===== run.sh =====
#!/bin/bash
# the make line also repeats each setting of config.mk as NAME=value (left out here)
make -C /OpenROAD-flow-scripts/flow DESIGN_CONFIG=/design/flow/config.mk WORK_HOME=/design/flow/orfs CLKGATE_MAP_FILE= finish

===== config.mk =====
export PLATFORM = sky130hd
export DESIGN_NAME = draw_lines
export DESIGN_NICKNAME = draw_lines
export VERILOG_FILES = /design/flow/design.v
export SDC_FILE = /design/flow/constraint.sdc
export NUM_CORES = 4
export LEC_CHECK = 0
export ABC_AREA = 0
export CAP_MARGIN = 5
export CORE_MARGIN = 2
export CORE_UTILIZATION = 70
export CTS_CLUSTER_SIZE = 22
export HOLD_SLACK_MARGIN = -0.09
export SETUP_SLACK_MARGIN = 0.68
export SLEW_MARGIN = 20

===== constraint.sdc =====
create_clock -name core_clock -period 2.61 [get_ports {i_clk}]
set_input_delay 0.5220 -clock core_clock [delete_from_list [all_inputs] [get_ports {i_clk}]]
set_output_delay 0.5220 -clock core_clock [all_outputs]
set_load 0.01 [all_outputs]

===== design.v =====
`timescale 1ns / 1ps
module dp_ram(
    input                         i_clk,
    input                         i_a_wr,
    input  [P_LOG2_RAM_DEPTH-1:0] i_a_addr,
    input          [P_DATA_W-1:0] i_a_data,
    output reg     [P_DATA_W-1:0] o_a_data,
    input                         i_b_wr,
    input  [P_LOG2_RAM_DEPTH-1:0] i_b_addr,
    input          [P_DATA_W-1:0] i_b_data,
    output reg     [P_DATA_W-1:0] o_b_data
    );
   function integer log2;
      input [31:0] value;
      begin
	 value = value-1;
	 for (log2=0; value>0; log2=log2+1)
	   value = value>>1;
      end
   endfunction
   parameter P_DATA_W    = 640;
   parameter P_LOG2_RAM_DEPTH = 9;
   reg [P_DATA_W-1:0] mem [0:2**P_LOG2_RAM_DEPTH-1];
   always @(posedge i_clk) 
   begin
      o_a_data         <= mem[i_a_addr];
      if(i_a_wr) begin
         o_a_data      <= i_a_data;
         mem[i_a_addr] <= i_a_data;
      end
   end
   always @(posedge i_clk) 
   begin
      o_b_data         <= mem[i_b_addr];
      if(i_b_wr) begin
         o_b_data      <= i_b_data;
         mem[i_b_addr] <= i_b_data;
      end
   end
endmodule
`timescale 1ns / 1ps
module fifo(
    input                 i_clk,
    input                 i_reset,
    input  [P_DATA_W-1:0] i_data,
    input                 i_read,
    input                 i_write,
    output [P_DATA_W-1:0] o_data,
    output                o_empty,
    output                o_full
    );
   parameter  P_DATA_W = 11;
   parameter  P_ADDR_W = 8;
   localparam P_DEPTH  = (1 << P_ADDR_W);
   reg  [P_ADDR_W-1:0] wr_addr;
   reg  [P_ADDR_W-1:0] rd_addr;
   reg  [P_DATA_W-1:0] output_data;
   wire [P_DATA_W-1:0] ram_data;
   reg  [P_ADDR_W-1:0] counter;
   assign o_full  = (counter == (P_DEPTH-1));
   assign o_empty = (counter == 0);
   assign o_data  = ram_data; 
   always @(posedge i_clk)
   begin
      if (i_reset) begin
         wr_addr <= 0;
      end else if (i_write) begin
         wr_addr <= wr_addr+1;
      end
   end
   always @(posedge i_clk)
   begin
      if (i_reset) begin
         rd_addr <= 0;
      end else if (i_read) begin
         rd_addr <= rd_addr+1;
      end
   end
   always @(posedge i_clk)
   begin
      if (i_reset) begin
         counter <= 0;
      end else if (i_read && !i_write) begin
         counter <= counter-1;
      end else if (i_write && !i_read) begin
         counter <= counter+1;
      end
   end
   dp_ram #(
      .P_DATA_W(P_DATA_W),
      .P_LOG2_RAM_DEPTH(P_ADDR_W)
      ) buffer (
         .i_clk(i_clk),
         .i_a_wr(i_write),
         .i_a_addr(wr_addr),
         .i_a_data(i_data),
         .o_a_data(),
         .i_b_wr(1'b0),
         .i_b_addr(rd_addr),
         .i_b_data(0),
         .o_b_data(ram_data)
    );
endmodule
`timescale 1ns / 1ps
module bresenham(
      input                        i_clk,
      input                        i_reset,
      input      [P_X_COORD_W-1:0] i_x0,
      input      [P_X_COORD_W-1:0] i_x1,
      input      [P_Y_COORD_W-1:0] i_y0,
      input      [P_Y_COORD_W-1:0] i_y1,
      input                        i_load_vals,
      output reg [P_X_COORD_W-1:0] o_x_val,
      output reg [P_Y_COORD_W-1:0] o_y_val,
      output                       o_vals_rdy,
      output                       o_waiting
    );
   parameter  P_X_COORD_W                 = 11;
   parameter  P_Y_COORD_W                 = 11;
   localparam P_ERROR_W                   = (P_X_COORD_W>P_Y_COORD_W) ? P_X_COORD_W : P_Y_COORD_W;
   localparam STATE__WAITING              = 0;
   localparam STATE__SETUP_IS_STEEP       = 1;
   localparam STATE__SETUP_REV_COORDS     = 2;
   localparam STATE__SETUP_ERROR_AND_STEP = 3;
   localparam STATE__DRAWING              = 4;
   reg                    [2:0] curr_state, next_state;
   reg signed [P_X_COORD_W-1:0] x, x0, x1;
   reg signed [P_Y_COORD_W-1:0] y, y0, y1;
   reg signed [P_X_COORD_W-1:0] delta_x;
   reg signed [P_X_COORD_W-1:0] delta_y;
   reg signed   [P_ERROR_W-1:0] error;
   reg signed             [1:0] ystep;
   reg                          steep;
   reg                          vals_rdy;
   reg                          waiting;
   assign o_vals_rdy   = vals_rdy;
   assign o_waiting    = (curr_state == STATE__WAITING) ? 1'b1 : 1'b0;
   always @(posedge i_clk)
   begin
      if (i_reset) begin
         x              <= 'b0;
         x0             <= 'b0;
         x1             <= 'b0;
         y              <= 'b0;
         y0             <= 'b0;
         y1             <= 'b0;
         error          <= 'b0;
         curr_state     <= STATE__WAITING;
      end else begin
         vals_rdy       <= 0;
         x0             <= x0;
         x1             <= x1;
         y0             <= y0;
         y1             <= y1;
         error          <= error;
         curr_state     <= next_state;
         case (curr_state)
            STATE__WAITING : begin
               if (i_load_vals) begin
                  x0    <= i_x0;
                  x1    <= i_x1;
                  y0    <= i_y0;
                  y1    <= i_y1;
                  error <= 'b0;
               end
            end
            STATE__SETUP_IS_STEEP : begin
               if (y1 > y0) begin
                  if (x1 > x0) begin 
                     steep <= (y1-y0) > (x1-x0);
                  end else begin
                     steep <= (y1-y0) > (x0-x1);
                  end
               end else begin
                  if (x1 > x0) begin 
                     steep <= (y0-y1) > (x1-x0);
                  end else begin
                     steep <= (y0-y1) > (x0-x1);
                  end
               end
            end
            STATE__SETUP_REV_COORDS : begin
               if (steep) begin
                  if (y0 > y1) begin
                     x0      <= y1;
                     x1      <= y0;
                     y0      <= x1;
                     y1      <= x0;
                     delta_x <= y0-y1;
                     delta_y <= (x1>x0 ? x1-x0 : x0-x1);
                  end else begin
                     x0      <= y0;
                     x1      <= y1;
                     y0      <= x0;
                     y1      <= x1;
                     delta_x <= y1-y0;
                     delta_y <= (x1>x0 ? x1-x0 : x0-x1);
                  end
               end else begin
                  if (x0 > x1) begin
                     x0      <= x1;
                     x1      <= x0;
                     y0      <= y1;
                     y1      <= y0;
                     delta_x <= x0-x1;
                     delta_y <= (y1>y0 ? y1-y0 : y0-y1);
                  end else begin
                     delta_x <= x1-x0;
                     delta_y <= (y1>y0 ? y1-y0 : y0-y1);
                  end
               end
            end
            STATE__SETUP_ERROR_AND_STEP : begin
               error <= delta_x >>> 1;
               ystep <= (y0<y1 ? 1 : -1);
               x     <= x0;
               y     <= y0;
            end
            STATE__DRAWING : begin
               if (steep) begin
                  o_x_val <= y;
                  o_y_val <= x;
               end else begin
                  o_x_val <= x;
                  o_y_val <= y;
               end
               x <= x+1;
               if (error-delta_y < 0) begin
                  error <= error-delta_y + delta_x;
                  y     <= y+ystep;
               end else begin
                  error <= error-delta_y;
               end
               vals_rdy <= 1;
            end
         endcase
      end
   end
   always @(curr_state, i_load_vals, x, x1)
   begin
      next_state = curr_state;
      case(curr_state)
         STATE__WAITING : begin
            if (i_load_vals) begin
               next_state = STATE__SETUP_IS_STEEP;
            end 
         end
         STATE__SETUP_IS_STEEP : begin
            next_state = STATE__SETUP_REV_COORDS;
         end
         STATE__SETUP_REV_COORDS : begin
            next_state = STATE__SETUP_ERROR_AND_STEP;
         end
         STATE__SETUP_ERROR_AND_STEP : begin
            next_state = STATE__DRAWING;
         end
         STATE__DRAWING : begin
            if (x == x1) begin
               next_state = STATE__WAITING;
            end 
         end         
      endcase
   end
endmodule
`timescale 1ns / 1ps
module draw_lines(
      input                                      i_clk,
      input                                      i_reset,
      input                    [P_X_COORD_W-1:0] i_x0,
      input                    [P_X_COORD_W-1:0] i_x1,
      input                    [P_Y_COORD_W-1:0] i_y0,
      input                    [P_Y_COORD_W-1:0] i_y1,
      input                                      i_start,
      input                                      i_load_fifo,
      output                                     o_waiting,
      output                                     o_fifo_full,
      output                                     o_wr,
      output                [P_LOG2_RAM_DEPTH-1:0] o_addr
    );
    parameter P_X_COORD_W = 11;
    parameter P_Y_COORD_W = 11;
    parameter P_SCREEN_W = 640;
    parameter P_SCREEN_H = 480;
    parameter P_DATA_W = 1;
    parameter P_LOG2_RAM_DEPTH = 19;
    parameter P_FIFO_ADDR_W = 4;
    localparam STATE__WAITING = 0;
    localparam STATE__CLEAR   = 1;
    localparam STATE__LOAD    = 2;
    localparam STATE__DRAW    = 3;
    reg [1:0] curr_state;
    reg [1:0] next_state;
    wire [P_LOG2_RAM_DEPTH-1:0] bres_addr;
    reg  [P_LOG2_RAM_DEPTH-1:0] buffer_addr;
    wire bres_wr;
    reg  buffer_wr;
    wire [P_DATA_W-1:0] bres_data;
    reg  [P_DATA_W-1:0] buffer_data;
    wire                   bres_waiting;
    wire                   load_vals;
    wire [P_X_COORD_W-1:0] fifo_x0;
    wire [P_X_COORD_W-1:0] fifo_x1;
    wire [P_Y_COORD_W-1:0] fifo_y0;
    wire [P_Y_COORD_W-1:0] fifo_y1;
    wire     [P_X_COORD_W-1:0] x_val;
    wire     [P_Y_COORD_W-1:0] y_val;
    wire fifo_empty;
    wire fifo_full;
    assign o_fifo_full = fifo_full;
    assign o_waiting  = (curr_state == STATE__WAITING) ? 1'b1 : 1'b0;
    fifo #(.P_DATA_W(P_X_COORD_W), .P_ADDR_W(P_FIFO_ADDR_W)) x0_in_buffer (
		.i_clk(i_clk), 
		.i_reset(i_reset), 
		.i_data(i_x0), 
		.i_read(load_vals), 
		.i_write(i_load_fifo), 
		.o_data(fifo_x0), 
		.o_empty(fifo_empty), 
		.o_full(fifo_full)
	 );
    fifo #(.P_DATA_W(P_X_COORD_W), .P_ADDR_W(P_FIFO_ADDR_W)) x1_in_buffer (
		.i_clk(i_clk), 
		.i_reset(i_reset), 
		.i_data(i_x1), 
		.i_read(load_vals), 
		.i_write(i_load_fifo), 
		.o_data(fifo_x1), 
		.o_empty(), 
		.o_full()
	 );
    fifo #(.P_DATA_W(P_Y_COORD_W), .P_ADDR_W(P_FIFO_ADDR_W)) y0_in_buffer (
		.i_clk(i_clk), 
		.i_reset(i_reset), 
		.i_data(i_y0), 
		.i_read(load_vals), 
		.i_write(i_load_fifo), 
		.o_data(fifo_y0), 
		.o_empty(), 
		.o_full()
	 );
    fifo #(.P_DATA_W(P_Y_COORD_W), .P_ADDR_W(P_FIFO_ADDR_W)) y1_in_buffer (
		.i_clk(i_clk), 
		.i_reset(i_reset), 
		.i_data(i_y1), 
		.i_read(load_vals), 
		.i_write(i_load_fifo), 
		.o_data(fifo_y1), 
		.o_empty(), 
		.o_full()
	 );
    always @(posedge i_clk) 
    begin
      if (i_reset) begin
         curr_state <= STATE__WAITING;
      end else begin
         curr_state <= next_state;
      end
    end
   always @(curr_state, i_start, bres_waiting, fifo_empty)
   begin
      next_state = curr_state;
      case(curr_state)
         STATE__WAITING : begin
            if (i_start == 1'b1) begin
               next_state = STATE__LOAD;
            end
         end
         STATE__LOAD : begin
            next_state = STATE__DRAW;
         end
         STATE__DRAW : begin
            if (bres_waiting && fifo_empty) begin
               next_state = STATE__WAITING;
            end else if (~fifo_empty && bres_waiting) begin
               next_state = STATE__LOAD;
            end
         end
      endcase
   end
	bresenham bres (
		.i_clk(i_clk), 
		.i_reset(i_reset), 
		.i_x0(fifo_x0), 
		.i_x1(fifo_x1), 
		.i_y0(fifo_y0), 
		.i_y1(fifo_y1), 
		.i_load_vals(load_vals), 
      .o_x_val(x_val),
      .o_y_val(y_val),
		.o_vals_rdy(bres_wr),
      .o_waiting(bres_waiting)
	);
   assign load_vals = (curr_state == STATE__LOAD) ? 1'b1 : 1'b0;
   assign o_wr   = buffer_wr;
   assign o_addr = buffer_addr;
   assign bres_addr  = P_SCREEN_W*y_val+x_val;
   assign bres_data  = 1;
   always @(bres_addr, 
            bres_wr, 
            bres_data, 
            curr_state)
   begin
      case (curr_state)
         STATE__DRAW : begin
            buffer_wr   = bres_wr;
            buffer_addr = bres_addr;
            buffer_data = bres_data;
         end
         default : begin
            buffer_wr   = 1'b0;
            buffer_addr = 0;
            buffer_data = 0;
         end
      endcase
   end
endmodule

==> run summary, run 1 <==
Flow results follow.

The maximum clock insertion buffer count is 3. The yosys warning tally is 5. The overall global routing resource usage is 0.767. The AND-OR/OR-AND share of the synthesized area is 0.0821. The clock tree has to reach 916 sinks. Port buffering added 69 buffers. The register area share after synthesis is 0.613.

The run ended at global routing. The cell area after synthesis is 0.0422 sq mm. The tool reported: "[ERROR GRT-0232] Routing congestion too high. Check the congestion heatmap in the GUI". After its last routability iteration, the placer logged a weighted congestion of 0.969.

Yosys reports a chip area of 0.0422 sq mm. The floorplan report gives the top-level pin count as 70. The mean post-synth cell area is 15.5 sq um. In this run the standard cell core region covers 0.0600 sq mm. The height of the chip is 250 um. According to the floorplan log, the row count is 90. The run stopped with a tool error. The most used standard cell by instance count after synthesis is edfxtp_1.

The die is 250 um wide. The area share of fa/ha/maj cells after synthesis is 0.0512. After synthesis, the design contains 2724 cells according to Yosys. Yosys reported a register bit count of 916. The library cell with the largest summed area after synthesis is edfxtp_1. Post-synth the commonest register cell is edfxtp_1.

In the synthesized netlist, the cells that appear most often are 751 x edfxtp_1, 220 x mux4_2, 165 x dfxtp_1. The area fraction in xor and xnor cells is 0.0234. The synthesized net count is 2938. The pre-CTS setup check shows a worst slack of -1.17 ns. In the synthesized netlist the async set-or-reset flop fraction comes to 0. The number of library cell types mapped by synthesis is 82.

The fraction of synthesized area in multiplexers is 0.144. The estimated wirelength of the detail-placed design is 76600 um. The effective utilization at floorplan is 0.703. The synthesized-area fraction occupied by and/or/nand/nor cells is 0.0567. The overall overflow remaining after global route is 313. Grouping non-sequential cells by family puts the most area in multiplexers. The full die area is 0.0623 sq mm. In this run, CTS created clock tree buffers numbering 90. The clock root buffer is clkbuf_16. The share of the synthesized area in the top cell type is 0.534. By area the synthesized netlist is led by edfxtp_1 53%, mux4_2 12%, dfxtp_1 7.8%. The instance count of the mapped netlist is 2724. The synthesized design contains 751 enable-type register cells. The number of levels in the clock H-tree is 3.
==> metal layers <==
| layer | overflow | track usage |
|---|---|---|
| met1 | 5 | 0.780 |
| met2 | 167 | 0.932 |
| met3 | 4 | 0.606 |
| met4 | 135 | 0.758 |
| met5 | 2 | 0.264 |
==> stage by stage <==
| step | power, mW | util | cell area (sq um) | TNS (ns) | instances |
|---|---|---|---|---|---|
| CTS | 44.3 | 0.891 | 53500 | -40.87 | 4152 |
| global placement | 28.1 | 0.801 | 48100 | -38.80 | 3892 |
| floorplan | 23.9 | - | 43000 | -4.19 | 2724 |
| detailed placement | 28.4 | 0.801 | 48100 | -47.96 | 3892 |
==> what timing repair did <==
action / CTS
hold endpoints to repair: 0
endpoints found under the setup margin: 727
gates resized: 376
pin swaps: 155
hold buffers: 0
cloned: 15
setup buffers: 80
==> inputs of run 2 (changes only) <==
Settings changed: ABC_AREA 0 to unset, CAP_MARGIN 5 to 20, CORE_UTILIZATION 70 to 15, CTS_CLUSTER_SIZE 22 to unset, HOLD_SLACK_MARGIN -0.09 to unset, SETUP_SLACK_MARGIN 0.68 to unset.
Clock period 2.61 ns to 6.89 ns, I/O delays scaled along.
==> run 2 against run 1 <==
The run now finishes clean; synthesized cell count did not move; die area increased to 4.6 times the previous value; synthesized area unchanged.
==> run summary, run 2 <==
Results of the run.

The instance count of the mapped netlist is 2724. The flow ran to the end and the layout has no timing, DRC or antenna violations. STA puts the critical path data required time at 5.51 ns. The clock sink count is 916. Per the layout report, the design carries 30100 filler cells.

The buffer count from post-CTS setup fixing is 0. Summing over every cut layer, the via total after detailed routing is 23500. After global routing the overflow that remains totals 0. In this run the critical register-to-register path is launched from bres.y0[1]. The part of the total power dissipated in sequential elements is 0.430. STA classifies the critical path endpoint as an output port.

The instance area at placement is 0.0470 sq mm. After floorplanning, the core was divided into 194 placement rows. The category of the worst setup path launch point is a flip-flop. CTS built an H-tree with a depth of 3. Summed over all cells, the static leakage comes to 15.8 nW. In this design, the largest share of critical-path delay is due to adder cells.

The number of library cell types mapped by synthesis is 82. By instance count, the leading cell after synthesis is edfxtp_1. The total internal power is 10.5 mW.

The via-per-instance ratio is 3.57. The routed wirelength normalized by instance count is 15.6 um. The buffering stage count on the worst path with inverters included is 3. The DRC violation count after routing is 0. The critical path goes through ha_1, ha_1, inv_1, fa_1, inv_1, a21oi_1, o21bai_1, xor2_1, and2_1, nand3_1, nor3_1, xnor2_1, and2_1, clkdlybuf4s50_1. The share of synthesized area in the top cell type comes to 0.534. Summing all non-filler instances in the final layout gives an area of 0.0501 sq mm.

Per report_power, the top consumer among the power groups is registers. The leading register cell type out of synthesis is edfxtp_1. The first detailed-routing pass took 5 iterations. Setup repair after global routing left no endpoint under its margin. Leaving out buffers and inverters, the combinational logic in the layout accounts for 0.0151 sq mm. The largest family of logic cells by area is multiplexers.

The worst setup path endpoint is o_addr[18]. Once layout is complete, the cells apart from fillers number 6573. The count of flip-flops with a built-in enable after synthesis is 751. The clock power share is 0.351.

The most critical min-delay path falls under reg2reg. The post-route clock period utilization is 0.773. The number of antenna violations at the first check in global routing is 32. The final timing report counts setup violations totalling 0. The main area contributors are edfxtp_1 53%, mux4_2 12%, dfxtp_1 7.8%.

Per the post-place timing report, worst setup slack is 2.22 ns. The power per cell area is 293 mW/mm^2. The CTS tree is built.

The reported combinational group power is 3.21 mW. The overall global routing resource usage is 0.0698. The area growth from synthesis to layout is 18.8%. The worst path arrival time is 3.95 ns. The library cell with the largest summed area after synthesis is edfxtp_1. The chip area line of the yosys report is 0.0422 sq mm. Per the synthesis report, the simple-gate share of the synthesized area is 0.0567.

The accumulated negative setup slack is 0 ns. The largest stage delay on the critical path is 0.54 ns. The actual slew at the worst max-slew pin is 1.13 ns. The remaining antenna violation count after routing is 0. The wire-length estimate of the detail-placed layout is 68800 um.

Looking at the hold checks, the worst path lands on bres.x0[7]. After synthesis, the share of cell area in mux cells is 0.144. The final weighted congestion in routability-driven placement is 0.864.

The area taken by sequential standard cells is reported as 0.0259 sq mm. The count of input and output buffers is 69. The commonest cells after synthesis are 751 x edfxtp_1, 220 x mux4_2, 165 x dfxtp_1. The yosys stat cell total is 2724. The total count of hold-check failures in the final report is 0.

The number of warnings the tools reported is 60. The clock latency of the later-clocked register in the worst-skew pair is 0.72 ns. The net switching power is 4.22 mW. After detailed routing, the total wire length is 103000 um.

Along the worst hold path, the cell count comes to 2. The final critical path time including I/O delays and setup is 5.33 ns. The number of primary I/O pins is 70. The max-cap violation count is 0. The post-placement cell count is 6393. For the worst min-delay path, the startpoint reported by OpenROAD is x0_in_buffer.buffer.o_b_data[7]. The number of hold buffers added after cts is 0. Setup slack on the worst reg-to-reg path comes out at 2.23 ns. Per the OpenROAD timing report, the critical path contains 14 cells. STA shows the worst reg2reg path with a cell count of 17. The number of gates resized after CTS was 0. The full die area is 0.286 sq mm. In this run the mean area of a mapped cell was 15.5 sq um.

In this run, power in flip-flops and latches comes to 6.33 mW. The cell with the largest stage delay on the worst path is clkdlybuf4s50_1. The final setup skew is 0.0641 ns.

The logic gate share of total power is 0.218. The launching element of the worst setup path is bres.o_y_val[1]. The proportion of register bits with asynchronous set or reset after synthesis is 0. Per the synth log, the flip-flop and latch total comes to 916. The maximum clock insertion buffer count is 3. Of the total synthesized cell area, the portion taken by AND-OR and OR-AND cells is 0.0821. At floorplan, the net count of the design was reported as 2938. The area of the core region is 0.280 sq mm. The number of nets in the layout is 2982.

In this run, the synthesized area fraction spent on xor and xnor cells is recorded as 0.0234. The maximum clock frequency is 188 MHz. The floorplan step set the die height to 534 um.

The cell sitting at the root of the clock tree is a clkbuf_16. Across all checked pins, the minimum headroom to the slew limit is 0.249. The wire length of the first global-routing pass is 153000 um.

The number of global-route vias before repair is 23500. The die is 534 um wide. The effective utilization at floorplan is 0.151. For this block, the initial DRC count from the detailed router was 2066. The power dissipated in the clock network is 5.17 mW. The critical path is of the reg2out type. The switching share of power is 0.287. The cell area after synthesis is 0.0422 sq mm.

Per the timing report, the most critical flop-to-flop path finishes at bres.steep. The worst path meets setup with 1.56 ns of slack. The peak supply drop is 0.000192 V. The register area share after synthesis is 0.613. The final hold slack is 0.489 ns.

Per the synthesis report, the adder-cell share of the synthesized area is 0.0512. The timing report gives the clock slew at the launch and capture registers of the worst setup and hold paths as 0.06 ns. The number of buffers inserted during clock tree synthesis is 96. The final max-slew violation count recorded for this run is 0.

During synthesis, Yosys emitted a total of 5 warnings. The critical path maximum fanout is 3. Entering global routing, the biggest net connects 84 pins.
## run 2: final cells by class
type,count,area share
clock inverter,47,0.0110
sequential,916,0.516
clock buffer,130,0.0517
inverter,131,0.00981
tap,3724,0.0929
multi-input combinational,1536,0.302
antenna,2,0.0000998
timing repair buffer,87,0.0167
## run 2: through the flow
stage                      util  power [mW]
after floorplan               -        8.85
final                     0.179        14.7
after global placement    0.168        9.55
after detailed placement  0.168        9.62
after CTS                 0.179        14.8
after global routing      0.179        15.3
## run 2: per-layer routing
metal	vias up	GRT usage	part of all wire
met1	11900	0.0955	0.46
li1	10700	-	-
met4	32	0.0208	0.024
met5	-	0	0.0016
met3	190	0.0140	0.059
met2	654	0.110	0.46
==> inputs of run 3 (changes only) <==
Settings changed: CORE_UTILIZATION 15 to 70, CTS_CLUSTER_SIZE set to 74, GPL_ROUTABILITY_DRIVEN set to 0, GPL_TIMING_DRIVEN set to 0, PLACE_DENSITY set to 0.7, SETUP_SLACK_MARGIN set to 0.48, SLEW_MARGIN 20 to 35.
Clock period 6.89 ns to 5.0 ns, I/O delays scaled along.
==> run 3 against run 2 <==
Sequential power is 38% higher; largest power group unchanged; clock-buffer cell count shrank 18; utilization grew 61 points; wire length grew 9.6%; critical path depth grew 2; critical endpoint is now bres.steep; first-iteration DRC count up 49%; hold slack better by 0.0029 ns; highest routed layer unchanged; sequential share of layout area increased by 3.3 points.
==> run summary, run 3 <==
Results of the run.

The flow ran to the end and the layout has no timing, DRC or antenna violations. The chip area line of the yosys report is 0.0422 sq mm. The total internal power is 14.5 mW.

The register bit count reported by yosys is 916. The mean post-synth cell area is 15.5 sq um. The clock-pin slew on the worst setup and hold paths is 0.06 ns. For the final routed database, the setup TNS stands at 0 ns. After detailed routing, the number of remaining DRC violations is 0. In the setup report, the worst path falls into the class reg2reg.

Traced cell by cell, the critical path runs through ha_1, buf_4, a21o_1, a21oi_2, o21bai_1, a21oi_2, o21ai_0, xor2_1, inv_1, ha_1, nand4_1, o31ai_1, a31oi_1, mux2_2, a2111oi_4, a211oi_2. Among all cell types in the netlist, the one instantiated most often is edfxtp_1. The leading power group is registers. The max-cap violation count is 0. The leading register cell type out of synthesis is edfxtp_1. After synthesis, the cell types taking the most area are edfxtp_1 53%, mux4_2 12%, dfxtp_1 7.8%.

Sorting the synthesized cells by how often they occur yields 751 x edfxtp_1, 220 x mux4_2, 165 x dfxtp_1. The worst reg-to-reg setup slack is 0.62 ns. The worst hold path class is reg2reg. The share of the synthesized area in the top cell type is 0.534. Counting endpoints that fail hold in the final report gives 0.

In this run, synthesis inferred 751 flip-flops with an integrated enable. The largest individual stage delay along the critical path comes from the cell dfxtp_1. Per the post-route antenna check, the number of violating nets is 0. For the worst reg-to-reg path, the startpoint reported by OpenROAD is bres.x0[2]. The number of nets in the layout is 3106. The core region is 0.0600 sq mm. The final setup skew is 0.0266 ns.

The full die area is 0.0623 sq mm. The worst path needs 4.38 ns of the cycle, external delays included. The proportion of register bits with asynchronous set or reset after synthesis is 0.

The power per cell area is 436 mW/mm^2. The largest total area in the synthesized netlist belongs to edfxtp_1. The critical path runs through a total of 16 cells. In this run, distinct cell masters in the synthesized netlist total 82. In this run, the number of DRC markers left after iteration 0 of detailed routing was 3069. The number of buffers inserted during clock tree synthesis is 88.

The area fraction in xor and xnor cells is 0.0234. The maximum clock frequency is 228 MHz. The cell area after layout is 0.0471 sq mm. The signed area change from the synthesized netlist to the final layout is 11.6%. Warnings reported by Yosys during synthesis add up to 5. The register area share after synthesis is 0.613.

Power attributed to the clock group is 6.89 mW. The terminating pin of the worst hold path is bres.y[10]. As logged by OpenROAD, the buffers inserted on ports number 67. The number of antenna violations at the first check in global routing is 3. 70 I/O pins were placed. The launch point of the worst hold path is bres.y[10].

The height of the chip is 250 um. According to the timing report, the data required time at the worst endpoint equals 5.38 ns. The peak supply drop is 0.000473 V. STA shows the worst reg2reg path with a cell count of 16.

The number of global-route vias before repair is 26400. The synthesis run identifies the leading combinational cell family as multiplexers. The instance count of the mapped netlist is 2724. The number of levels in the clock H-tree is 3. The estimated wirelength of the detail-placed design is 71000 um. The share of total power dissipated in sequential elements is 0.425.

In this run, power in combinational logic comes to 4.91 mW. The width of the die is 250 um. Checking max transition, the worst relative margin is 0.352.

The fraction of synthesized area in multiplexers is 0.144. The number of failing setup endpoints in the final timing report is 0. Looking at the max-slew report, the worst-margin pin has a slew of 0.972 ns. The clock power share is 0.336. The via-per-instance ratio is 6.98.

The standard-cell row count is 90. Per the synthesis report, the AND-OR/OR-AND share of the synthesized area is 0.0821. Per STA, the worst path accumulates the most delay in the family AND-OR/OR-AND gates. The endpoint type of the worst setup path is a flip-flop. At floorplan, the net count of the design was reported as 2938. The worst-path maximum fanout is 8. The largest stage delay on the critical path is 0.66 ns.

The global routing report lists combined usage of all routing layers as 0.367. The number of pins exceeding their max-slew limit in the final report is 0. The clock root buffer is clkbuf_16. The largest net degree at the start of global routing is 24. Across the whole layout, storage elements account for 0.0259 sq mm. The routed wirelength normalized by instance count is 30.1 um. The filler cell count in the final layout is 3220.

Of the total power, combinational logic draws 0.239. The leakage power in the latest report is 16.1 nW. The category of the worst setup path launch point is a flip-flop.

The worst flop-to-flop path endpoint is bres.steep. Buffers inserted to repair hold after CTS numbered 0. The worst path arrival time is 4.76 ns.

Yosys stat counts 2724 cells in the synthesized netlist. The cell area after synthesis is 0.0422 sq mm. The routed layout has 26100 vias. The launching element of the worst setup path is bres.x0[2]. The switching portion of total power comes to 0.294. The synthesized-area fraction occupied by and/or/nand/nor cells is 0.0567.

Per STA, the endpoint of the critical path is bres.steep. In this run the power spent charging and discharging nets is 6.03 mW. The effective utilization at floorplan is 0.703. The instance area at placement is 0.0439 sq mm. Counting both buffers and inverters, the worst setup path holds a total of 2. The maximum clock insertion buffer count is 3. Global routing finished with a remaining overflow of 0. The number of warnings the tools reported is 64. The clock sink count is 916. The number of instances on the worst hold path is 2. Setup repair after global routing could not meet its margin everywhere. Of the available clock period, the critical path in the final layout requires 0.876. The number of iterations in the first detailed-routing pass is 7. The wire length of the first global-routing pass is 167000 um. The skew report gives the latency at the later pin of the worst-skew pair as 0.65 ns. The power consumed by sequential cells is 8.71 mW. The area share of fa/ha/maj cells after synthesis is 0.0512.

The combinational gate area is 0.0152 sq mm. The CTS tree is built. The routed wire length is 113000 um.
-- run 3: cell type report --
class | count | area share
inverter | 131 | 0.0104
clock inverter | 51 | 0.0125
tap | 782 | 0.0208
antenna | 1 | 0.0000532
sequential | 916 | 0.549
clock buffer | 112 | 0.0504
timing repair buffer | 78 | 0.0162
buffer | 141 | 0.0167
multi-input combinational | 1536 | 0.323
-- run 3: timing repair --
| action | CTS | global route |
|---|---|---|
| pin swaps | 4 | 8 |
| setup buffers | 8 | 2 |
| endpoints found under the setup margin | 5 | 6 |
| resized | 13 | 27 |
-- run 3: per-stage QoR --
stage / hold WS (ns) / power [mW] / setup WS (ns) / instances / util
6_report: 0.492 / 20.5 / 0.621 / 3748 / 0.784
5_1_grt: 0.515 / 21.1 / 0.448 / 3748 / 0.784
4_1_cts: 0.493 / 20.3 / 0.329 / 3745 / 0.782
3_5_place_dp: 0.484 / 13.5 / 0.349 / 3574 / 0.731
3_3_place_gp: 0.468 / 13.4 / 0.394 / 3573 / 0.731
2_1_floorplan: 0.449 / 12.2 / 1.22 / 2724 / -
-- run 3: routing by layer --
metal	share of wire	vias to the layer above	wire [um]	global-route usage
met5	0.00023	-	26	0
met4	0.042	4	4750	0.142
met3	0.091	351	10300	0.0690
met2	0.49	1685	55200	0.602
met1	0.38	13200	42400	0.494
li1	-	10900	-	-
==> inputs of run 4 (changes only) <==
Settings changed: CELL_PAD_IN_SITES_GLOBAL_PLACEMENT set to 1, CORE_ASPECT_RATIO set to 1.21, CORE_UTILIZATION 70 to 61, CTS_CLUSTER_DIAMETER set to 296, CTS_CLUSTER_SIZE 74 to unset, GPL_ROUTABILITY_DRIVEN 0 to unset, GPL_TIMING_DRIVEN 0 to unset, PLACE_DENSITY 0.7 to unset, PLACE_DENSITY_LB_ADDON set to 0.13, SETUP_SLACK_MARGIN 0.48 to unset, SLEW_MARGIN 35 to 20.
Clock period 5.0 ns to 3.58 ns, I/O delays scaled along.
==> run 4 against run 3 <==
Synthesized cell count is the same; sequential power is 39% higher; via count decreased by 4.4%; sequential share of layout area is 2.6 points lower; largest power group unchanged; the layout now fails its checks (negative setup slack); clock-buffer cell count fell by 3.
==> run summary, run 4 <==
Results of the run.

IR analysis of the VDD net gives a maximum drop of 0.000505 V. The endpoint of the worst hold path is reported as bres.y[10]. The number of global-route vias before repair is 26000.

Setup repair after global routing could not meet its margin everywhere. The required time of the critical path is 2.86 ns. In the post-route analysis, the smallest setup slack over all paths is -0.609 ns.

TritonRoute reported its final design rule violation total as 0. Once placement finished, the instance area stood at 0.0453 sq mm. The number of buffers inserted during clock tree synthesis is 88. Excluding fillers, the count of instances in the completed layout stands at 4022. The final cell utilization of the core is 0.718. For reference, the critical path is launched at bres.o_y_val[2]. Prior to clock tree synthesis, the placed netlist has a worst setup slack of -0.345 ns.

The initialized floorplan defines 106 standard-cell rows. The synthesized-area fraction occupied by and/or/nand/nor cells is 0.0567. The routed wirelength normalized by instance count is 25.8 um. The cell with the largest stage delay on the worst path is edfxtp_1. The power dissipated in the clock network is 9.40 mW. The area fraction in xor and xnor cells is 0.0234.

The effective utilization at floorplan is 0.613. The main area contributors are edfxtp_1 53%, mux4_2 12%, dfxtp_1 7.8%. The clock passes through at most 3 buffers. The chip area line of the yosys report is 0.0422 sq mm. The synthesized design contains 751 enable-type register cells. The clock-pin slew on the worst setup and hold paths is 0.06 ns. In this run the count of I/O pins placed on the die edge is 70. The signed area change from the synthesized netlist to the final layout is 17.2%. The category of the worst setup path launch point is a flip-flop. The estimated wirelength of the detail-placed design is 67700 um. The layout checks failed on negative setup slack. The power per cell area is 603 mW/mm^2. The cell depth of the worst flop-to-flop path is 20. The width of the die is 243 um. The number of vias in the routed layout is 25000. The launch point of the worst register-to-register path is recorded as bres.x1[0]. The maximum clock frequency is 239 MHz. For the pin with the worst max-slew slack, the measured transition is 1.06 ns. Per the log, the first TritonRoute iteration ended with a DRC count of 1836. The worst setup path endpoint is o_addr[18]. For this run the aggregate overflow at the end of global routing stands at 0.

Entering global routing, the biggest net connects 157 pins. The register area share after synthesis is 0.613. The cell area after synthesis is 0.0422 sq mm. For reference, the critical path cell chain is buf_6, ha_4, ha_4, inv_2, fa_2, inv_2, a21oi_4, o21bai_4, a21o_1, a21o_1, buf_4, a31oi_4, xnor2_2, xnor2_1, and2_1, buf_2. The report gives the cell count of the worst hold path as 2.

The clock sink count is 916. Per the synthesis report, the adder-cell share of the synthesized area is 0.0512. In this run, synthesis produced a sequential element count of 916. Synthesis handed over a netlist of 2724 instances.

The net switching power is 8.60 mW. The final weighted congestion in routability-driven placement is 0.996. The final setup skew is 0.0381 ns. The clock power share is 0.315. After the last flow step, the layout net total stands at 3242. The clock latency of the later-clocked register in the worst-skew pair is 0.64 ns. The worst flop-to-flop path endpoint is bres.steep. The post-route clock period utilization is 1.17.

The number of antenna violations at the first check in global routing is 2. The worst max-slew margin expressed relative to the limit is 0.291. Of all nets on the critical path, the largest fanout is 2. The reported combinational group power is 8.29 mW. In the Yosys report the total cell count is 2724. The most used standard cell by instance count after synthesis is edfxtp_1.

The power report attributes to the sequential group a share of 0.406. The worst reg-to-reg setup slack is -0.13 ns. The startpoint-to-endpoint class of the critical path is reg2out.

The clock tree synthesis step divided the H-tree into 3 levels. The total internal power is 21.2 mW. The smallest clock period supported by the final layout is computed as 4.19 ns. The post-placement cell count is 3812. The height of the chip is 293 um. Counting every net in the synthesized netlist gives 2938. Note that the worst hold path type here is reg2reg. The count of input and output buffers is 69. After synthesis, the most frequently instantiated cells are 751 x edfxtp_1, 220 x mux4_2, 165 x dfxtp_1.

The number of failing setup endpoints in the final timing report is 8. The number of iterations in the first detailed-routing pass is 5. The via-per-instance ratio is 6.21. The critical path depth is 16. The worst setup path is captured at an output port.

The share of synthesized area in the top cell type comes to 0.534. In the final layout, the fill cell count is 4331. The number of pins exceeding their max-slew limit in the final report is 0. The area of the core region is 0.0688 sq mm. Counting both buffers and inverters, the worst setup path holds a total of 5. The proportion of register bits with asynchronous set or reset after synthesis is 0. Data on the critical path arrives at its endpoint at 3.47 ns. The largest stage delay on the critical path is 0.46 ns. In this run the remaining antenna-violating nets after routing total 0. The largest family of logic cells by area is multiplexers. The number of hold buffers added after CTS was 0. Hold-check failures listed in the final report amount to 0.

Of all power groups, the one with the highest power is registers. The wire length recorded after detailed routing is 104000 um. The library cell with the largest summed area after synthesis is edfxtp_1. The leakage component of the power was reported as 17.3 nW. The report counts max-capacitance violations totalling 0. The mean post-synth cell area is 15.5 sq um. The CTS tree is built. The top cell family by delay on the critical path is AND-OR/OR-AND gates. The launch point of the worst hold path is bres.y[10]. The AND-OR/OR-AND share of the synthesized area is 0.0821. The cell area after layout is 0.0494 sq mm. In the synthesized netlist the dominant register cell turns out to be edfxtp_1. The script computed the net switching share of total power as 0.289.

Across every metal layer, demand over resource in global routing totals 0.292. The run finished, with violations left. The clock root buffer is clkbuf_16.

The fraction of synthesized area in multiplexers is 0.144. The number of warnings reported in the stage logs is 68. Of the total power, combinational logic draws 0.278. The power consumed by sequential cells is 12.1 mW.

The full die area is 0.0713 sq mm. In the Yosys stats the netlist draws on 82 distinct library cells. The first global-routing pass estimated 157000 um of wire. Warnings reported by Yosys during synthesis add up to 5.
[run 4: routing by layer]
metal / wire, um / GRT usage
met5: 0 / 0
met4: 3430 / 0.103
met3: 4840 / 0.0343
met2: 56400 / 0.535
met1: 39200 / 0.359
[run 4: final cells by class]
cell class,instances,area [sq um],share of cell area
timing repair buffer,355,2990,0.0605
multi-input combinational,1536,16000,0.323
clock buffer,109,2330,0.0472
tap,918,1150,0.0232
inverter,131,494,0.00999
clock inverter,54,627,0.0127
antenna,3,7.51,0.000152
sequential,916,25900,0.523
[run 4: metrics by stage]
step	power (mW)	hold slack [ns]	setup TNS, ns
after detailed placement	19.6	0.484	-1.53
after global routing	31.0	0.526	-3.85
final	29.8	0.487	-2.80
after floorplan	17.1	0.449	0
after CTS	29.5	0.495	-2.49
after global placement	19.5	0.476	-1.13
[run 4: what timing repair did]
item / in CTS / in global routing
resized: 92 / 107
pin swaps: 59 / 84
buffers inserted: 25 / 24
setup endpoints to repair: 12 / 43
==> inputs of run 5 (changes only) <==
Settings changed: CELL_PAD_IN_SITES_GLOBAL_PLACEMENT 1 to unset, CORE_ASPECT_RATIO 1.21 to unset, CORE_UTILIZATION 61 to 60, CTS_CLUSTER_DIAMETER 296 to unset, PLACE_DENSITY_LB_ADDON 0.13 to unset.
Clock period 3.58 ns to 4.66 ns, I/O delays scaled along.
==> run 5 against run 4 <==
Clock-buffer cell count grew 10; wire length shrank 4.5%; synthesized area is the same; critical endpoint unchanged; total power shrank 28%; sequential power shrank 23%; now clean on timing, DRC and antenna; design area shrank 5.6%; setup slack gained 0.86 ns; global-route usage shrank 1.7 points; critical path depth shrank 1; sequential share of layout area grew 3.1 points; flip-flop count is the same; clock power shrank 23%.
==> run summary, run 5 <==
Results of the run.

Detailed routing inserted a total of 24000 vias. In the synthesized netlist, the cells that appear most often are 751 x edfxtp_1, 220 x mux4_2, 165 x dfxtp_1. The logic gate share of total power is 0.226.

Per the final report, max-transition violations number 0. The proportion of register bits with asynchronous set or reset after synthesis is 0. The required time of the critical path is 3.73 ns. The overall power is 21.4 mW. For this sky-water flow run, the detailed-routed wirelength per cell is reported as 26.1 um.

The peak supply drop is 0.000350 V. The overall overflow remaining after global route is 0. The standard-cell row count is 97. The area of the core region is 0.0698 sq mm. The clock-pin slew on the worst setup and hold paths is 0.06 ns.

Switching power as a fraction of the total was reported as 0.290. For this design, the slowest cell found on the critical path is edfxtp_1. The library cell with the largest summed area after synthesis is edfxtp_1. The largest stage delay on the critical path is 0.42 ns. The post-route clock period utilization is 0.946.

The max-cap violation count is 0. The count of input and output buffers is 69. The CTS tree is built. The tool warning count for the run is 62. The synthesized-area fraction occupied by and/or/nand/nor cells is 0.0567. According to the timing report, the critical path is captured at o_addr[18].

The number of primary I/O pins is 70. Before any placement, the netlist area is recorded as 0.0422 sq mm. The chip area line of the yosys report is 0.0422 sq mm.

Endpoints with negative setup slack in the final report add up to 0. In this run the layout overhead on the synthesized area is reported as 10.6%. The share of the synthesized area in the top cell type is 0.534. Logic depth along the worst register-to-register path is recorded as 18. Summed over all cells, the static leakage comes to 15.9 nW. All stages included, the depth of the critical timing path comes to 15. The worst hold path class is reg2reg. The clock sink count is 916. Of the total power, the clock network draws 0.337.

The register area share after synthesis is 0.613. The reported combinational group power is 4.85 mW. For reference, the critical path cell chain is ha_1, ha_1, inv_1, fa_2, inv_1, a21oi_1, o21bai_1, buf_4, xor2_2, and2_4, nand3_2, nor3_2, xnor2_1, and2_1, clkbuf_2.

The synthesis report lists the most area-consuming cells as edfxtp_1 53%, mux4_2 12%, dfxtp_1 7.8%. In the post-synthesis netlist, the cell with the most instances is edfxtp_1. The die is 269 um tall. The width of the die is 269 um. The part of the total power dissipated in sequential elements is 0.437.

The pin closest to its max-slew limit shows a slew of 1.10 ns. The flow ran to the end and the layout has no timing, DRC or antenna violations. The commonest register cell is edfxtp_1. The total count of hold-check failures in the final report is 0. The power consumed by sequential cells is 9.36 mW. The instance count of the mapped netlist is 2724. The routed wire length is 99200 um. The net switching power is 6.22 mW. The number of antenna violations at the first check in global routing was 1. The launch point of the worst hold path is bres.y[10]. STA classifies the critical path startpoint as a flip-flop.

For reference, the mux area share after synthesis is 0.144. The overall die size recorded for this design is 0.0725 sq mm. The startpoint identified for the worst register-to-register timing path is bres.x1[0].

The filler cell count in the final layout is 4788. The via-per-instance ratio is 6.31. The share of the core area taken by cells at floorplan is 0.605. In this run, the synthesized area fraction spent on AND-OR/OR-AND gates is recorded as 0.0821. Per the skew report, the later register of the worst-skew pair sees a clock latency of 0.66 ns. Summed over all nets, the half-perimeter wirelength after detailed placement is 64100 um. The total internal power is 15.2 mW. The cell-mix breakdown from Yosys lists the adder-cell area share as 0.0512. The number of instances on the worst hold path is 2.

The worst register-to-register path ends at bres.steep. The register bit count reported by yosys is 916. The report shows a maximum critical-path fanout of 3. For reference, the post-synthesis area per instance comes to 15.5 sq um. The repair_antennas step left the layout with diodes totalling 0. The longest clock path from root to sink contains 3 buffers. The critical path starts at bres.o_y_val[1].

Derived from the worst setup path, the maximum achievable clock frequency is 227 MHz. The leading power group is registers. STA classifies the critical path endpoint as an output port.

Entering global routing, the biggest net connects 84 pins. For this block, the initial DRC count from the detailed router was 1974. Counting every net in the synthesized netlist gives 2938.

The count of flip-flops with a built-in enable after synthesis is 751. The remaining antenna violation count after routing is 0. The startpoint-to-endpoint class of the critical path is reg2out. The number of buffers inserted during clock tree synthesis is 93. The power dissipated in the clock network is 7.22 mW. CTS placed an instance of clkbuf_16 at the clock tree root. The cell family contributing the most delay on the critical path is adder cells.

The final setup skew is 0.0276 ns. Of the total synthesized cell area, the portion taken by XOR and XNOR cells is 0.0234. The power per cell area is 459 mW/mm^2. The post-place setup slack is 0.230 ns.

The number of hold buffers added after cts is 0. Overall routing resource usage recorded by global route was 0.276. Per the Yosys statistics, synthesis produced 2724 cells.

The number of levels in the clock H-tree is 3. The worst max-slew margin expressed relative to the limit is 0.269. The pre-antenna-repair detailed-routing pass consisted of 6 iterations. The largest family of logic cells by area is multiplexers. The synthesis report lists the Yosys warning total as 5.

The worst path arrival time is 3.48 ns. Across all register-to-register paths, the minimum setup slack is 0.28 ns. The path with the worst hold slack has its endpoint at bres.y[10]. The wire length of the first global-routing pass is 150000 um.

The DRC violation count after routing is 0. The number of global-route vias before repair is 24200. The smallest clock period supported by the final layout is computed as 4.41 ns. Together, buffers and inverters on the worst path number 4.

Once routing completed, OpenROAD measured the worst setup slack at 0.252 ns. Per the synthesis report, the number of distinct cell types is 82. After its last routability iteration, the placer logged a weighted congestion of 0.931. According to the finish report, the design has a final net count of 3001.
[run 5: timing repair]
action	CTS	global route
endpoints found under the setup margin	4	5
resized	10	8
cloned	0	0
pin swaps	4	4
buffers inserted	6	3
[run 5: area by class of cell]
type                    count  area [sq um]  share of cell area
clock inverters            53           463             0.00991
flip-flops and latches    916         25900               0.554
multi-input cells        1536         15200               0.325
well taps                 940          1180              0.0252
repair buffers            109          1040              0.0224
clock buffers             119          2480              0.0531
inverters                 131           492              0.0105
[run 5: stage by stage]
stage	instances	hold WS, ns	utilization	setup TNS (ns)	cell area (sq um)
global placement	3622	0.465	0.625	0	43600
floorplan	2724	0.449	-	0	42200
global route	3804	0.504	0.669	-0.0206	46700
CTS	3800	0.476	0.668	0	46600
detailed placement	3622	0.465	0.625	0	43600
finish	3804	0.476	0.669	0	46700
[run 5: routing by layer]
metal / routed length [um] / share of wire / GRT usage
met1: 42400 / 0.43 / 0.387
met3: 5210 / 0.053 / 0.0328
met4: 2370 / 0.024 / 0.0784
met5: 0 / 0 / 0
met2: 49200 / 0.50 / 0.460
==> inputs of run 6 (changes only) <==
Settings changed: ABC_AREA set to 1, CELL_PAD_IN_SITES_GLOBAL_PLACEMENT set to 0, CORE_ASPECT_RATIO set to 1.21, CORE_UTILIZATION 60 to 72, CTS_CLUSTER_DIAMETER set to 381, CTS_CLUSTER_SIZE set to 14, PLACE_DENSITY_LB_ADDON set to 0.03, SETUP_SLACK_MARGIN set to 0.65.
Clock period 4.66 ns to 2.59 ns, I/O delays scaled along.
==> run 6 against run 5 <==
The layout now fails its checks (negative setup slack); hold slack worse by 0.20 ns; largest power group unchanged; largest cell class unchanged; sequential power is 81% higher; flip-flop count unchanged; critical path depth unchanged; clock skew up 0.019 ns; via count grew 47%; total power grew 100%; clock power rose by about 50%; sequential share of layout area decreased by 6.7 points.
==> run summary, run 6 <==
Results of the run.

A clean result was blocked by negative setup slack. The clock sink count is 916. Of the total power, combinational logic draws 0.359. Per STA, the startpoint of the critical path is bres.o_y_val[5]. The yosys warning tally is 5. The launch point of the worst min-delay path is recorded as i_reset. For the worst reg-to-reg path, the startpoint reported by OpenROAD is bres.delta_y[0]. The total internal power is 28.7 mW. For flop-to-flop paths, the worst setup slack is -0.48 ns.

The antenna diode count is 0. The critical path's most frequent cell is nand2_1. The estimated wirelength of the detail-placed design is 78600 um. The startpoint-to-endpoint class of the critical path is reg2out. In this run the worst path has a maximum fanout of 3. Of the total power, registers draw 0.391. The floorplan step records an initial core utilization of 0.726. The power consumed by sequential cells is 16.9 mW.

Along the critical path, the tally of buffer and inverter instances is 3. The standard-cell row count is 99. The signed area change from the synthesized netlist to the final layout is 21.9%.

The number of nets in the synthesized netlist is 4381. According to the finish report, the design has a final net count of 4801. The library cell with the largest summed area after synthesis is edfxtp_1. The worst setup path is launched from a flip-flop.

The total count of hold-check failures in the final report is 0. The count of cells in the finished layout, fillers not included, comes to 5446. The share of the synthesized area in the top cell type is 0.517. The synthesized design contains 751 enable-type register cells.

The area share of fa/ha/maj cells after synthesis is 0.0493. The instance count of the mapped netlist is 4167. The flow ran to the end, but the layout failed its checks.

The first global-routing pass estimated 192000 um of wire. In this run, the synthesized area fraction spent on and/or/nand/nor cells is recorded as 0.107. The cell area after synthesis is 0.0436 sq mm. The leading power group is registers. The register bit count reported by yosys is 916. The first detailed-routing pass took 7 iterations. The mean post-synth cell area is 10.5 sq um. Per the CTS log, the maximum H-tree level is 3. Of the total power, the clock network draws 0.250. The accumulated negative setup slack is -13.23 ns. By count the netlist is led by 751 x edfxtp_1, 653 x nand2_1, 439 x inv_1. The terminating pin of the worst hold path is bres.x[10]. The largest net degree at the start of global routing is 63. Of the synthesized area, sequential elements account for 0.592. The filler cell count in the final layout is 2676.

The width of the die is 228 um. The highest clock rate this design can be run at is 286 MHz. The run reported a max-capacitance violation count of 0.

The net switching power is 14.5 mW. For this run, the slowest stage of the critical path takes 0.42 ns. For reference, the critical path is captured by o_addr[18]. The chip area line of the yosys report is 0.0436 sq mm. The total leakage power is 20.5 nW.

The skew report gives the latency at the later pin of the worst-skew pair as 0.67 ns. Looking at the gate-level netlist, the highest instance count belongs to edfxtp_1. Per the Yosys statistics, synthesis produced 4167 cells.

The DRC violation count after routing is 0. The worst flop-to-flop path endpoint is bres.error[10]. Setup repair after global routing could not meet its margin everywhere. Combinational cells consume a total of 15.5 mW. The final layout contains routed wiring with a total length of 131000 um. In this run, placement finished with an instance count of 5229.

The CTS tree is built. Yosys attributes the largest share of cell area to edfxtp_1 52%, dfxtp_1 7.6%, nand2_1 5.6%. The detail route stage leaves a number of antenna-violating nets equal to 0. In the post-route analysis, the smallest setup slack over all paths is -0.908 ns. The number of library cell types mapped by synthesis is 52.

The final critical path time including I/O delays and setup is 3.50 ns. Looking at the max-slew report, the worst-margin pin has a slew of 0.949 ns. The combinational gate area is 0.0171 sq mm. The number of global-route vias before repair came to 34100. The area of the core region is 0.0601 sq mm.

According to the floorplan report, the die height is 275 um. The peak supply drop is 0.000854 V. The largest family of logic cells by area is AND-OR/OR-AND gates. The cell-mix breakdown from Yosys lists the compound-gate area share as 0.136. TritonCTS created 75 clock buffers. STA classifies the critical path endpoint as an output port. Counting cells, the worst reg-to-reg path comes to 21. STA reports the tightest min-delay check as being of type in2reg. The worst path arrival time is 2.98 ns. The routed wirelength normalized by instance count is 24.0 um. The number of hold buffers added after cts is 0. The worst pin sits at a relative slew slack of 0.367. In the synthesized netlist the dominant register cell turns out to be edfxtp_1. Of the total synthesized cell area, the portion taken by XOR and XNOR cells is 0.0134.

The power per cell area is 812 mW/mm^2. The number of failing setup endpoints in the final timing report is 81. Across the whole layout, storage elements account for 0.0259 sq mm. The number of antenna violations at the first check in global routing is 3. The number of instances on the worst hold path is 2. In the final report, the number of pins over their slew limit comes to 0. The overall overflow remaining after global route is 0.

The number of primary I/O pins is 70. The required time at the worst endpoint is listed as 2.07 ns. The final setup skew is 0.0466 ns.

Looking at the clock tree report, the root buffer type is clkbuf_16. The number of vias in the routed layout is 35300. The proportion of register bits with asynchronous set or reset after synthesis is 0. The STA report counts the stages on the worst setup path as 15. The final weighted congestion in routability-driven placement is 0.962. The logs give a warning total of 66. The clock passes through at most 3 buffers. Switching power as a fraction of the total was reported as 0.336. The via-per-instance ratio is 6.49.

The cell with the largest stage delay on the worst path is edfxtp_1. The die covers 0.0626 sq mm. The power report lists the clock group at 10.8 mW.

For reference, the critical path cell chain is ha_1, ha_1, buf_4, nand2_1, inv_1, nand4_1, o211ai_1, nand2_1, nand2_1, a21oi_1, xor2_1, nand2_1, nand2_1, nor2_2, buf_2. The overall global routing resource usage is 0.399. Measured against the total synthesized area, the mux share comes to 0.0404.

The initial DRC count is 4479. The post-route clock period utilization is 1.35. The count of input and output buffers is 69. The top cell family by delay on the critical path is adder cells. On the worst setup and hold paths after CTS, the clock-pin slew comes to 0.08 ns.
==> run 6: layout make-up <==
type	count	share of cell area
clock buffer	122	0.0390
sequential	916	0.487
timing repair buffer	568	0.0987
clock inverter	6	0.00214
inverter	447	0.0323
multi-input combinational	2579	0.321
tap	808	0.0190
==> run 6: repair_timing <==
action,CTS,global route
buffers inserted,35,42
resized,291,176
setup endpoints to repair,117,139
pin swaps,87,69
cloned,8,4
==> run 6: metal layers <==
| metal | up-vias | track usage | routed length, um |
|---|---|---|---|
| met1 | 16800 | 0.487 | 45100 |
| met3 | 518 | 0.0602 | 12600 |
| met5 | - | 0 | 18 |
| met4 | 4 | 0.217 | 7580 |
| met2 | 2481 | 0.689 | 65500 |
| li1 | 15500 | - | - |
==> run 6: per-stage QoR <==
| stage | setup WS, ns | instance area (sq um) | power, mW | utilization | hold slack [ns] |
|---|---|---|---|---|---|
| 2_1_floorplan | -0.226 | 44600 | 25.0 | - | 0.404 |
| 5_1_grt | -1.10 | 53200 | 44.8 | 0.886 | 0.276 |
| 6_report | -0.908 | 53200 | 43.2 | 0.886 | 0.276 |
| 3_3_place_gp | -0.681 | 48600 | 29.7 | 0.808 | 0.474 |
| 3_5_place_dp | -0.677 | 48600 | 29.9 | 0.808 | 0.486 |
| 4_1_cts | -0.902 | 52100 | 41.7 | 0.868 | 0.227 |
==> inputs of run 7 (changes only) <==
Settings changed: ABC_AREA 1 to unset, CELL_PAD_IN_SITES_GLOBAL_PLACEMENT 0 to unset, CORE_ASPECT_RATIO 1.21 to unset, CORE_UTILIZATION 72 to 40, CTS_CLUSTER_DIAMETER 381 to unset, CTS_CLUSTER_SIZE 14 to 31, GPL_TIMING_DRIVEN set to 0, PLACE_DENSITY set to 0.7, PLACE_DENSITY_LB_ADDON 0.03 to unset, SETUP_SLACK_MARGIN 0.65 to 0.48, SLEW_MARGIN 20 to 35.
Clock period 2.59 ns to 5.0 ns, I/O delays scaled along.
==> run 7 against run 6 <==
The run now finishes clean; via count decreased by 31%; setup slack improved by 1.5 ns; utilization decreased by 43 points; flip-flop count unchanged; non-clock buffer count decreased by 344; final cell count decreased by 20%; hold slack improved by 0.21 ns; first-iteration DRC count decreased by 50%; total power decreased by 53%; synthesized area decreased by 3.3%; register-to-register slack improved by 1.1 ns; critical path type unchanged; largest cell class unchanged; highest routed layer unchanged.
==> run summary, run 7 <==
Results of the run.

The run finished with no timing, DRC or antenna violations. The capture point of the worst register-to-register path is recorded as bres.steep. The commonest cells after synthesis are 751 x edfxtp_1, 220 x mux4_2, 165 x dfxtp_1. The total count of hold-check failures in the final report is 0.

Counting both buffers and inverters, the worst setup path holds a total of 6. The estimated wirelength of the detail-placed design is 71000 um. The routed wirelength normalized by instance count is 23.7 um. The initial utilization of the core area, before any placement, comes to 0.402. The proportion of register bits with asynchronous set or reset after synthesis is 0. The clock tree has to reach 916 sinks. Detailed routing placed a total of 6240 um of wire on met3. The power dissipated in the clock network is 6.83 mW. The width of the die is 329 um. The number of iterations in the first detailed-routing pass is 5. The actual slew at the worst max-slew pin is 0.952 ns.

From the final report, the count of setup violators was given as 0. The cell depth of the worst flop-to-flop path is 16. In this run the full chip footprint comes out at 0.108 sq mm. The synthesized design contains 916 register bits. The worst reg-to-reg setup slack is 0.65 ns. The H-tree was split into 3 levels.

The top cell family by delay on the critical path is adder cells. Listed in order, past its start point the critical path passes ha_1, ha_2, inv_2, fa_2, inv_2, a21oi_2, o21bai_1, a21o_1, a21o_1, buf_4, xor2_2, buf_4, buf_4, xnor2_2, and2_4, buf_2. The largest net degree at the start of global routing is 24. In this run, the synthesized area fraction spent on xor and xnor cells is recorded as 0.0234. Among all cell types in the netlist, the one instantiated most often is edfxtp_1. Across the routed clock network, the largest skew measured is 0.0401 ns.

By area, the combinational part of the netlist is dominated by multiplexers. The synthesized-area fraction occupied by and/or/nand/nor cells is 0.0567. The OpenROAD report gives the critical path a data arrival time of 3.43 ns. After detailed routing, no signal wire sits above met5. The synthesized net count is 2938.

The number of maximum-capacitance violations recorded for the run is 0. For this run, the register share of the synthesized area comes to 0.613. Checking hold timing, the worst path is listed with class reg2reg.

The number of warnings the tools reported is 62. The leading register cell type out of synthesis is edfxtp_1. The count of nets left with antenna violations once routing finished came out at 0. Per the synthesis report, the AND-OR/OR-AND share of the synthesized area is 0.0821. During placement, the flow inserted port buffers numbering 67. The later pin in the worst-skew pair is clocked with a latency of 0.69 ns. The power per cell area is 425 mW/mm^2. The internal portion of the total power is 14.4 mW. The number of antenna violations at the first check in global routing is 5. The power report attributes to the combinational group a share of 0.240. The flow measured a signed area growth from synthesis to layout of 13.7%. The power consumed by sequential cells is 8.70 mW. The number of hold buffers added after cts is 0. Summed over all layers, the global routing overflow is 0. The area share of fa/ha/maj cells after synthesis is 0.0512. STA classifies the critical path startpoint as a flip-flop. The leading power group is registers. The area fraction of the largest cell type after synthesis is 0.534.

The standard-cell row count is 119. The number of nets in the layout is 3116. The switching portion of total power comes to 0.292. After floorplanning, the core was sized to cover 0.105 sq mm. Each instance of the synthesized netlist takes up on average 15.5 sq um. The max-slew check reports its worst relative slack as 0.365. The number of vias in the routed layout is 24300.

The met2 wirelength from detailed routing is 50100 um. For reference, the final report shows the max-slew violation count at 0. According to the Yosys statistics, the synthesized design has a chip area of 0.0422 sq mm. The number of buffers inserted during clock tree synthesis is 93. The fraction of synthesized area in multiplexers is 0.144. The via-per-instance ratio is 5.57.

After routing, the total negative slack on setup checks comes to 0 ns. The routed wire length is 103000 um. Of the available clock period, the critical path in the final layout requires 0.886.

Setup repair after global routing could not meet its margin everywhere. In this run the vertical extent of the chip is 329 um. Counting stages on the worst path, the most repeated cell is buf_4. The yosys stat cell total is 2724. The endpoint type of the worst setup path is an output port.

The worst path in the final design needs a cycle of 4.43 ns, including I/O delays and setup. The critical path ends at o_addr[16]. TritonRoute reported its final design rule violation total as 0. Counting every instance in the synthesized netlist gives 2724. The first global-routing pass estimated 156000 um of wire. The startpoint-to-endpoint class of the critical path is reg2out. The count of flip-flops with a built-in enable after synthesis is 751. The clock-pin slew on the worst setup and hold paths is 0.06 ns. The worst hold path was traced through 2 stages. Per the synthesis report, the dominant area consumer among library cells is edfxtp_1. The overall global routing resource usage is 0.191. The cell area after synthesis is 0.0422 sq mm.

Counting along the longest clock path gives a buffer depth of 3. The part of the total power dissipated in sequential elements is 0.426. The launching element of the worst setup path is bres.o_y_val[3]. The power report lists the combinational group at 4.89 mW.

The maximum clock frequency is 226 MHz. The startpoint of the worst-slack reg-to-reg timing path is bres.x1[3]. The final weighted congestion in routability-driven placement is 0.942. For this design the top-level I/O count stands at 70. The largest stage delay on the critical path is 0.41 ns. The peak supply drop is 0.000259 V. The worst-path maximum fanout is 2.

The net switching power is 5.97 mW. The met1 layer wirelength in the final routing is 44200 um. The critical path depth is 16.

The initial DRC count is 2242. By area the synthesized netlist is led by edfxtp_1 53%, mux4_2 12%, dfxtp_1 7.8%. The required time of the critical path is 4.00 ns. Per the detail_route report, inserted antenna diodes total 0.

TritonCTS built the clock tree. The startpoint identified for the worst hold timing path is x1_in_buffer.buffer.o_b_data[2]. The analysis attributes to cell leakage a power of 16.2 nW. The post-placement cell count is 4183. The clock root buffer is clkbuf_16. Looking at the critical path, the single cell with the biggest stage delay is edfxtp_1. The number of global-route vias before repair is 24600. The worst hold path terminates at bres.x1[2].

During synthesis, Yosys emitted a total of 5 warnings. The number of library cell types mapped by synthesis is 82. The clock power share is 0.334. The non-filler instance count after layout is 4372.
==> run 7: per-layer routing <==
metal  GRT usage  up-vias
li1            -    11000
met1       0.257    12400
met3      0.0327      177
met5           0        -
met4      0.0606       10
met2       0.317      797
==> run 7: area by class of cell <==
type | count | area, sq um
Buffer | 141 | 783
Timing Repair Buffer | 83 | 801
Clock inverter | 56 | 503
Clock buffer | 118 | 2490
Tap cell | 1391 | 1740
Sequential cell | 916 | 25900
Fill cell | 9057 | 57000
Multi-Input combinational cell | 1536 | 15300
Inverter | 131 | 492
==> run 7: through the flow <==
| step | util | cell area [sq um] | total power [mW] | hold slack (ns) | setup slack [ns] |
|---|---|---|---|---|---|
| after floorplan | - | 42200 | 12.2 | 0.449 | 1.22 |
| after global placement | 0.425 | 44600 | 13.5 | 0.476 | 0.108 |
| after detailed placement | 0.425 | 44700 | 13.5 | 0.479 | 0.179 |
| after CTS | 0.455 | 47800 | 20.4 | 0.489 | 0.378 |
| after global routing | 0.457 | 48000 | 21.3 | 0.514 | 0.437 |
| final | 0.457 | 48000 | 20.4 | 0.490 | 0.572 |
==> run 7: repair_timing <==
action,CTS,global route
gates resized,23,42
buffers inserted,7,8
endpoints found under the setup margin,6,6
pin swaps,7,17
==> inputs of run 8 (changes only) <==
Settings changed: ABC_AREA set to 1, CAP_MARGIN 20 to 5, CORE_UTILIZATION 40 to 72, CTS_CLUSTER_DIAMETER set to 354, CTS_CLUSTER_SIZE 31 to 15, GPL_TIMING_DRIVEN 0 to unset, HOLD_SLACK_MARGIN set to 0.3, PLACE_DENSITY 0.7 to unset, PLACE_DENSITY_LB_ADDON set to 0.01, SETUP_SLACK_MARGIN 0.48 to 0.77, SLEW_MARGIN 35 to 20.
Clock period 5.0 ns to 2.59 ns, I/O delays scaled along.
==> run 8 against run 7 <==
Now fails the layout checks on negative setup slack; flip-flop count stayed put; setup slack worse by 1.6 ns; critical path depth is 3 lower; utilization is 43 points higher; via count is 44% higher; global-route usage is 19 points higher; combinational power went up to 3.3 times the previous value; final cell count is 24% higher; die area is 42% lower; hold slack worse by 0.0096 ns; non-clock buffer count is 340 higher; critical endpoint is now o_addr[18]; highest routed layer is now met4.
==> run summary, run 8 <==
Results of the run.

The main area contributors are edfxtp_1 52%, dfxtp_1 7.6%, nand2_1 5.6%. The via-per-instance ratio is 6.46. Setup repair after global routing could not meet its margin everywhere. Total power normalized to cell area comes to 817 mW/mm^2.

The number of global-route vias before repair came to 33400. The worst max-slew margin expressed relative to the limit is 0.387. The maximum clock insertion buffer count is 3. The biggest slice of the total power is consumed by registers. The logic gate share of total power is 0.369. The synthesized netlist was found by Yosys to have 4167 cells. The max-cap violation count is 0.

In this design, the stage delay of the slowest critical-path cell is 0.50 ns. Sorting the Yosys area breakdown by cell type puts at the top edfxtp_1. The flow reports power dissipated in the clock network as 10.6 mW. Power comes to 43.5 mW.

A synthesized cell averages 10.5 sq um. The final worst setup slack is -0.981 ns. The checks that failed: negative setup slack. The peak supply drop is 0.00103 V.

The clock sink count is 916. The number of levels in the clock H-tree is 3. According to the floorplan log, the row count is 90.

For this run, the detailed router's first-pass iteration total came to 8. In this run the static leakage power is 20.4 nW. The worst hold path class is reg2reg.

For this run, the leading register cell type out of synthesis is edfxtp_1. The endpoint type of the worst setup path is an output port. Logged for this run, the post-placement worst setup slack is -0.723 ns. The final max-slew violation count recorded for this run is 0.

The run finished, with violations left. The report puts the cell count of the worst reg-to-reg path at 21. The synthesized-area fraction occupied by and/or/nand/nor cells is 0.107. In the synthesized netlist the async set-or-reset flop fraction comes to 0. The signed area change from the synthesized netlist to the final layout is 21.8%. Counting I/O delays and the setup requirement, the final critical path takes 3.57 ns.

The worst path arrival time is 3.05 ns. The worst reg-to-reg setup slack is -0.54 ns. The yosys warning tally is 5. The area of the core region is 0.0601 sq mm. The count of flip-flops with a built-in enable after synthesis is 751.

The final hold violation count recorded for this run is 0. The initial utilization of the core area, before any placement, comes to 0.726. The clock root buffer is clkbuf_16. The filler cell count in the final layout is 2710. The number of vias in the routed layout is 35000. The pin closest to its max-slew limit shows a slew of 0.918 ns. The clock latency of the later-clocked register in the worst-skew pair is 0.65 ns. The cell area after synthesis is 0.0436 sq mm. The count of input and output buffers is 69.

The final weighted congestion in routability-driven placement is 0.987. Looking at the worst setup and hold paths, the clock pins of their registers show a slew of 0.08 ns. The number of failing setup endpoints in the final timing report is 26. The share of the synthesized area in the top cell type is 0.517. Synthesis instantiated 52 different standard cells from the library. Switching power as a fraction of the total was reported as 0.342. The largest net degree at the start of global routing is 60. Across all stage logs, warnings added up to 64. The setup path with the least slack is of type reg2out. The critical path endpoint has a required time of 2.07 ns. The critical path depth is 13.

The register bit count reported by yosys is 916. The largest family of logic cells by area is AND-OR/OR-AND gates. Synthesis produced a netlist whose cell count is 4167. TritonRoute output was used to compute an average wire per cell of 23.1 um. The number of instances on the worst hold path is 1. In this run, the synthesized area fraction spent on xor and xnor cells is recorded as 0.0134. The final timing summary puts the cycle share of the worst path at 1.38. For reference, the top cells by count after synthesis are 751 x edfxtp_1, 653 x nand2_1, 439 x inv_1. The top cell family by delay on the critical path is adder cells. The power report attributes to the sequential group a share of 0.387. In this run, the synthesized area fraction spent on adder and majority cells is recorded as 0.0493.
==> run 8: per-layer routing <==
| metal | wire length [um] | vias to the layer above | track usage |
|---|---|---|---|
| li1 | - | 15500 | - |
| met1 | 46400 | 16600 | 0.516 |
| met2 | 59600 | 2381 | 0.618 |
| met3 | 12400 | 502 | 0.0503 |
| met4 | 6730 | 0 | 0.173 |
| met5 | 0 | - | 0 |
==> run 8: cell type report <==
cell class	instances	area (sq um)	area share
flip-flops and latches	916	25900	0.488
multi-input cells	2579	17200	0.323
repair buffers	564	5160	0.0970
clock buffers	124	1980	0.0372
inverters	447	1730	0.0326
well taps	782	978	0.0184
clock inverters	8	185	0.00348
diodes	1	2.50	0.0000471
==> run 8: timing repair <==
item	in CTS	in global routing
setup endpoints to repair	140	135
buffers inserted	62	37
endpoints found under the hold margin	1	0
pin swaps	96	111
hold buffers	1	0
gates cloned	13	0
gates resized	297	212
==> run 8: per-stage QoR <==
stage,cell area [sq um],hold slack [ns],std cells,util,setup TNS [ns]
3_3_place_gp,48400,0.464,5175,0.805,-5.02
3_5_place_dp,48400,0.462,5175,0.805,-5.60
6_report,53200,0.480,5421,0.884,-9.49
4_1_cts,52100,0.476,5383,0.866,-7.66
5_1_grt,53200,0.518,5421,0.884,-13.13
2_1_floorplan,44700,0.404,4167,-,-0.769
Power is estimated from default activity; no workload was simulated.
